build 5:
==> flow/design.v (excerpt) <==
module top_module(
    input  wire        clkr,
    input  wire        rst,
    input  wire        rxr,
    input  wire [4:0]  btnr,
    output wire        spr,
    output wire [7:0]  hr,
    output wire [7:0]  mr,
    output wire [4:0]  date,
    output wire [4:0]  month,
    output wire [7:0]  year,
    output wire [6:0]  seg,
    output wire [3:0]  an,
    output wire        dp
);
clock: 4.95 ns
lec_check: 0
abc_area: 1
cap_margin: 20
core_margin: 2
core_utilization: 72
cts_cluster_size: 98
gpl_routability_driven: 0
place_density_lb_addon: 0.03
setup_slack_margin: 1.45
slew_margin: 20
tns_end_percent: 5
run.sh (not shown) runs the stock make flow with config.mk's settings and CLKGATE_MAP_FILE=.
Flow for build 5 halted at 5_1_grt, error code GRT-0232.
Changes in build 50 relative to build 5:
Settings: PLACE_DENSITY_LB_ADDON removed (was 0.03); SETUP_SLACK_MARGIN removed (was 1.45); GPL_ROUTABILITY_DRIVEN removed (was 0); CTS_CLUSTER_DIAMETER newly set to 344; PLACE_DENSITY newly set to 0.4; CTS_CLUSTER_SIZE changed from 98 to 91; the clock period (ns, I/O delays scaled along) changed from 4.95 to 7.43.
==> comparison <==
- Build 5 never completed; the flow aborted with a tool error in 5_1_grt.
- Build 50 went all the way through synthesis, placement and routing and the layout is clean on timing, DRC and antenna.
- Between build 50 and build 5, it is build 50 whose HPWL after detailed placement is lower, by about 12%.
- The run showing the greater count of instances resized after the clock tree is built is build 5.
- Re width of the die: no difference whatsoever between build 50 and build 5.
- Minimum setup slack after placement, build 5 and build 50: larger value in build 50
- Taking build 5 over build 50, the number of placed instances, taps included ratio works out to 1.09.
- Build 50 and build 5 ended up with roughly the same post-synthesis area per instance.
- As far as number of cell instances after yosys synthesis goes, build 5 and build 50 are indistinguishable; the numbers are identical.
- When build 50 is set beside build 5, its setup fix buffers added after clock tree synthesis turns out to be 15 smaller.
- Build 50 and build 5 ended up with roughly the same synthesized cell count.
Here is what was changed in the inputs of build 81 compared with build 50.
Settings: clearing CTS_CLUSTER_SIZE, which used to be 91; clearing TNS_END_PERCENT, which used to be 5; clearing PLACE_DENSITY, which used to be 0.4; swapping 72 for 65 in CORE_UTILIZATION; clearing CTS_CLUSTER_DIAMETER, which used to be 344; swapping 7.43 for 4.92 in the clock period (ns, I/O delays scaled along).
Results
Summary of build 50 and build 81: one run falls short of a clean finish, namely build 81. Max area share of buffers outside the clock network across build 50 and build 81: build 81. Compared with build 50, in build 81 peak ir drop on the vdd network +0.17 mV; non-clock buffer count +about 300%; total negative slack -5.15 ns. Between build 50 and build 81, the flow reports global-route wire length before repair increasing by a little under 10%. From build 50 to build 81 the numbers moved as follows: global-route usage moved down; worst setup slack moved down. For the relative slew slack, build 81 came in 1.7 points higher than build 50 did. Build 81 vs. build 50: cell count increased about 11%; portion of total power attributed to the clock network decreased 5.8 points.
Modified inputs, build 71 compared to build 81
Settings: CORE_UTILIZATION changed from 65 to 72; CTS_CLUSTER_DIAMETER newly set to 201; PLACE_DENSITY newly set to 0.35.
Notes after the runs:
- Of build 81 and build 71, only build 71 never reached the final stage.
- Build 81: flow complete, layout not clean; failing: setup timing
- Comparing build 71 against build 81, there is no change at all in aoi/oai-family share of the synthesized area.
- Die height (build 71 vs. build 81) decreases by a few percent
- Going from build 81 to build 71, CTS buffer count saw little to no change, die extent in x shrank by 6.2 µm, post-synthesis adder-cell area fraction flat, area after synthesis shows no meaningful change.
- Between build 71 and build 81, the difference in yosys synthesis chip area is negligible.
- Build 81 has a lower global placement routability congestion than build 71.
- The die used by build 71 is smaller than the one used by build 81.
- Summary of build 71 over build 81: synthesized cell count did not really move; cell count after placement decreased 13.

========
top_module again, from the RTL that the note above started with.
Settings: LEC_CHECK=0, CAP_MARGIN=20, CORE_ASPECT_RATIO=0.5, CORE_MARGIN=9, CORE_UTILIZATION=58, CTS_CLUSTER_DIAMETER=400, CTS_CLUSTER_SIZE=99, SLEW_MARGIN=20, TNS_END_PERCENT=5; clock period 10.0 ns.
Rerun with:
Settings changed: CORE_ASPECT_RATIO 0.5 to default, CORE_MARGIN 9 to 8, CORE_UTILIZATION 58 to 40, CTS_CLUSTER_DIAMETER 400 to default, CTS_CLUSTER_SIZE 99 to 48, GPL_TIMING_DRIVEN from default to 0, PLACE_DENSITY_LB_ADDON from default to 0.29, SETUP_SLACK_MARGIN from default to 0.88, TNS_END_PERCENT 5 to 65.
The new run passed the timing, DRC and antenna checks.
Via count rises by 2.6%.
Core utilization falls by 21 points.
Routed wire length rises by 9.3%.
Setup slack gains 0.11 ns.
Rerun with:
Settings changed: CORE_MARGIN 8 to 2, GPL_TIMING_DRIVEN 0 to default, PLACE_DENSITY_LB_ADDON 0.29 to default, TNS_END_PERCENT 65 to default.
- wire length is lower by 6.4%
- design area is lower by about 2%
- worst setup slack improved by 0.11 ns
- first-iteration DRC count is lower by 16%
- power hardly moves
Rerun with:
Settings changed: CORE_UTILIZATION 40 to 51, CTS_CLUSTER_SIZE 48 to 50, SETUP_SLACK_MARGIN 0.88 to default, TNS_END_PERCENT from default to 5.
After rerunning: Global-route usage went up by 3.4 points; area after synthesis does not change; fmax went down by about 3%; clock skew went up by 0.0044 ns; clock power went up by 4.2%; final cell count went down by 4.1%; count of clock-buffer cells in the layout went down by 6; sequential power hardly moves; core utilization went up by 13 points; wire length went down by about 3.2%; power went up by about 2%.
Rerun with:
Settings changed: CORE_UTILIZATION 51 to 58, CTS_CLUSTER_DIAMETER from default to 400, CTS_CLUSTER_SIZE 50 to 99, TNS_END_PERCENT 5 to default.
What happened: Flip-flop count does not change; power went down by 2.4%; final area drops by 0.60%; clock-buffer cell count rose by 2; via count barely changes; utilization goes up by 7.4 points; wire length came out lower by 1.9%; global-route usage went up by 3.3 points; non-clock buffer count stays the same.
Rerun with:
Settings changed: CORE_MARGIN 2 to 8, CORE_UTILIZATION 58 to 40, CTS_CLUSTER_DIAMETER 400 to default, CTS_CLUSTER_SIZE 99 to 41, GPL_TIMING_DRIVEN from default to 0, MIN_ROUTING_LAYER from default to met2, PLACE_DENSITY_LB_ADDON from default to 0.29, SETUP_SLACK_MARGIN from default to -0.82, TNS_END_PERCENT from default to 65.
Cell area rises by 3.6%.
Via count rises by 44%.
Routed wire length rises by 18%.
Global-route usage rises by 1.2 points.
Power rises by 3.7%.
Setup slack got worse by 0.17 ns.
Non-clock buffer count rises by 51.
Clock power rises by 6.2%.
Die size rises by 65%.

========
run 1:
Starting RTL as in the previous note.
make LEC_CHECK=0 ABC_AREA=1 CAP_MARGIN=20 CORE_MARGIN=2 CORE_UTILIZATION=65 CTS_CLUSTER_SIZE=73 PLACE_DENSITY_LB_ADDON=0.03 SETUP_SLACK_MARGIN=1.51 SLEW_MARGIN=20 finish   # period 5.22 ns
Run 1 -> stages 100% | layout checks FAIL | setup timing
#### Input delta (run 2 over run 1)
- setting PLACE_DENSITY to 0.35 for the first time
- changing CORE_UTILIZATION from 65 to 71
- removing PLACE_DENSITY_LB_ADDON (formerly 0.03)
- removing SETUP_SLACK_MARGIN (formerly 1.51)
## What came out
- The runs compared here, run 1 and run 2, all ended either early or with open violations.
- Although run 2 finished all stages, its layout failed final checks on setup timing.
- On worst setup slack, run 1 beats run 2.
- Power: run 2 draws less than run 1
- Critical path arrival, run 1 and run 2: smaller value in run 1
- Die outline height, run 1 and run 2: lower on run 2
- Run 1 and run 2 ended up with nearly the same cell count.
### run 2 -> run 3
- CTS_CLUSTER_DIAMETER: unset -> 205
- CORE_UTILIZATION: 71 -> 65
- CTS_CLUSTER_SIZE: 73 -> unset
- the clock period (ns, I/O delays scaled along): 5.22 -> 4.92
In run 3 the implementation completed, yet the final layout does not meet the checks, the culprit being setup timing.
Delta (run 3 minus run 2): worst slack on hold paths decreased 6.4 ps; clock tree cell share of total cell area decreased 0.28 points; routed wire length per instance decreased about 20%.
[compare] base=run 2 new=run 3: xor and xnor area share after synthesis saw little to no change, portion of total power attributed to the clock network saw an increase.
Of run 3 and run 2, it is run 3 that has the lower share of the final layout cell area in sequential cells.
Overall track demand over capacity in global routing: run 3 vs run 2 down 6.2 points
For the final standard cell count with taps included and fillers excluded, run 3 came in 42 higher than run 2 did.
Edits applied to the flow inputs when going from run 3 to run 4:
- removing CTS_CLUSTER_DIAMETER (formerly 205)
- changing CORE_UTILIZATION from 65 to 72
- changing the clock period (ns, I/O delays scaled along) from 4.92 to 5.86
### Flow results
To summarise run 4: no stage aborted, but the layout did not pass its checks, failing on setup timing. Completing all stages was not enough for run 3: its layout failed the final checks because of setup timing. The final reports for run 4 and run 3 show critical path depth in cells lower in the former. Compared with run 3, run 4 has less setup slack. Compared with run 3, in run 4 global-route wire length before repair -350 um; post-place instance area -970 um^2; sequential share of power -0.7 points. Power went down by more than 10% going from run 3 to run 4.

========
## the reference run
Starting RTL as in the previous note.
export LEC_CHECK = 0
export ABC_AREA = 0
export CAP_MARGIN = 0
export CELL_PAD_IN_SITES_GLOBAL_PLACEMENT = 0
export CORE_MARGIN = 2
export CORE_UTILIZATION = 72
export CTS_CLUSTER_SIZE = 56
export GPL_ROUTABILITY_DRIVEN = 1
export GPL_TIMING_DRIVEN = 1
export HOLD_SLACK_MARGIN = -0.09
export PLACE_DENSITY_LB_ADDON = 0.0
export SETUP_SLACK_MARGIN = 1.69
export SLEW_MARGIN = 40
export TNS_END_PERCENT = 60
create_clock -name core_clock -period 5.94 [get_ports {clkr}]
| the reference run | all stages done | FAIL | setup timing |
The following lists how the trial run was set up differently from the reference run:
- a deleted GPL_TIMING_DRIVEN that had been 1
- a change of CAP_MARGIN from 0 to 20
- a deleted PLACE_DENSITY_LB_ADDON that had been 0.0
- a change of CORE_UTILIZATION from 72 to 40
- a deleted TNS_END_PERCENT that had been 60
- a deleted GPL_ROUTABILITY_DRIVEN that had been 1
- a deleted CTS_CLUSTER_SIZE that had been 56
- a deleted ABC_AREA that had been 0
- a change of SLEW_MARGIN from 40 to 20
- a deleted HOLD_SLACK_MARGIN that had been -0.09
- a deleted SETUP_SLACK_MARGIN that had been 1.69
- a deleted CELL_PAD_IN_SITES_GLOBAL_PLACEMENT that had been 0
- a change of the clock period (ns, I/O delays scaled along) from 5.94 to 10.0
## What came out
The trial run: all stages complete, timing, DRC and antenna checks passed
NOTE: final non-filler cell total in the trial run exceeds that of the reference run
Power (the trial run over the reference run): decrease, 0.0010 W
Relative to the reference run, part of the cycle the worst path needs has gone down in the trial run.
Compared with the reference run, the trial run ends up with less cell area.
No activity file was given, so power comes from the tool's default toggle rates.
